Design LASER, start of the top module:
module LASER (
input CLK,
input RST,
input [3:0] X,
input [3:0] Y,
output reg [3:0] C1X,
output reg [3:0] C1Y,
output reg [3:0] C2X,
output reg [3:0] C2Y,
output reg DONE);
Size in the first run: roughly 1400 cells after synthesis, roughly 430 flip-flops.
clock: 4.45 ns
lec_check: 0
cap_margin: 0
core_margin: 2
core_utilization: 72
cts_cluster_diameter: 362
cts_cluster_size: 18
place_density_lb_addon: 0.0
setup_slack_margin: -0.35
slew_margin: 30
run.sh (not shown) runs the stock make flow with config.mk's settings and CLKGATE_MAP_FILE=.
The starting point finished with setup timing left.
Next try:
ABC_AREA = 1   (was default)
CAP_MARGIN = 20   (was 0)
CTS_CLUSTER_DIAMETER = 393   (was 362)
CTS_CLUSTER_SIZE = default   (was 18)
PLACE_DENSITY_LB_ADDON = default   (was 0.0)
SETUP_SLACK_MARGIN = default   (was -0.35)
SLEW_MARGIN = 20   (was 30)
clock period = 3.73 ns   (was 4.45 ns; I/O delays follow)
The new run finished but failed the layout checks on setup timing.
Final area goes up by roughly a tenth.
Global-route usage goes down by 3.7 points.
Wire length goes up by a few percent.
Clock power goes up by well over a third.
Next try:
ABC_AREA = default   (was 1)
CORE_UTILIZATION = 40   (was 72)
CTS_CLUSTER_DIAMETER = default   (was 393)
clock period = 3.45 ns   (was 3.73 ns; I/O delays follow)
The changed run ran to the end with violations: setup timing; design area came out higher slightly; count of clock-buffer cells in the layout came out higher by 2; sequential cell count does not change; non-clock buffer count came out higher by 55; fmax came out lower by a little under a tenth; die size came out higher by well over a third.
Next try:
clock period = 6.0 ns   (was 3.45 ns; I/O delays follow)
Effect: The new run finished clean; power fell by 49%; area after synthesis does not change; global-route usage goes down by 1.7 points; non-clock buffer count decreases by 197; count of clock-buffer cells in the layout is higher by 12.
Next try:
ABC_AREA = 1   (was default)
CORE_UTILIZATION = 70   (was 40)
clock period = 4.74 ns   (was 6.0 ns; I/O delays follow)
Result: With this change the flow completed, yet does not pass: setup timing. Worst setup slack is worse by 540 ps. Sequential share of layout area went down by 3.5 points. Total power goes up by about 32%. Sequential power went up by 26%. Register-to-register slack is worse by 540 ps. Global-route usage climbs by 17 points. Wire length grows by 27%. Die size went down by 41%. Clock-buffer cell count is lower by 3. Flip-flop count is unchanged.
Next try:
ABC_AREA = default   (was 1)
CORE_UTILIZATION = 28   (was 70)
clock period = 7.48 ns   (was 4.74 ns; I/O delays follow)
With this change the flow completed without violations.
Worst setup slack gains 1000 ps.
Design area shrinks by 7.2%.
Clock-buffer cell count shrinks by 11.
Area after synthesis shrinks by 2.9%.
Via count shrinks by 27%.


LASER again, from the RTL that the note above started with.
clock: 6.4 ns
lec_check: 0
cap_margin: 0
core_margin: 2
core_utilization: 72
cts_cluster_size: 47
place_density_lb_addon: 0.0
setup_slack_margin: 1.85
slew_margin: 20
Edit:
CAP_MARGIN = 20   (was 0)
CTS_CLUSTER_DIAMETER = 362   (was default)
CTS_CLUSTER_SIZE = default   (was 47)
SETUP_SLACK_MARGIN = -0.35   (was 1.85)
clock period = 4.45 ns   (was 6.4 ns; I/O delays follow)
The changed run ran to the end with violations: setup timing. Cell area grows by about 1.2%. Synthesized cell count does not change. Sequential power increases by about 44%.
Edit:
CORE_UTILIZATION = 71   (was 72)
CTS_CLUSTER_DIAMETER = default   (was 362)
CTS_CLUSTER_SIZE = 24   (was default)
PLACE_DENSITY_LB_ADDON = default   (was 0.0)
SETUP_SLACK_MARGIN = 0.83   (was -0.35)
clock period = 5.43 ns   (was 4.45 ns; I/O delays follow)
Result: The new run finished but failed the layout checks on setup timing; routed wire length shrinks by 5.6%; fmax grows by 2.1%; final cell count shrinks by 1.0%; final area shrinks by 0.66%; worst hold slack loses 0.0035 ns; area after synthesis stays the same; total power shrinks by 19%; global-route usage grows by 1.5 points; non-clock buffer count shrinks by 10; via count shrinks by 2.5%.
Edit:
CORE_UTILIZATION = 40   (was 71)
CTS_CLUSTER_SIZE = default   (was 24)
SETUP_SLACK_MARGIN = default   (was 0.83)
clock period = 5.86 ns   (was 5.43 ns; I/O delays follow)
This time the run went through all stages and came out clean.
Global-route usage went down by 23 points.
Flip-flop count does not change.
Combinational power went down by 17%.
Fmax went up by 1.3%.
Utilization went down by 37 points.
No activity file was given, so power comes from the tool's default toggle rates.
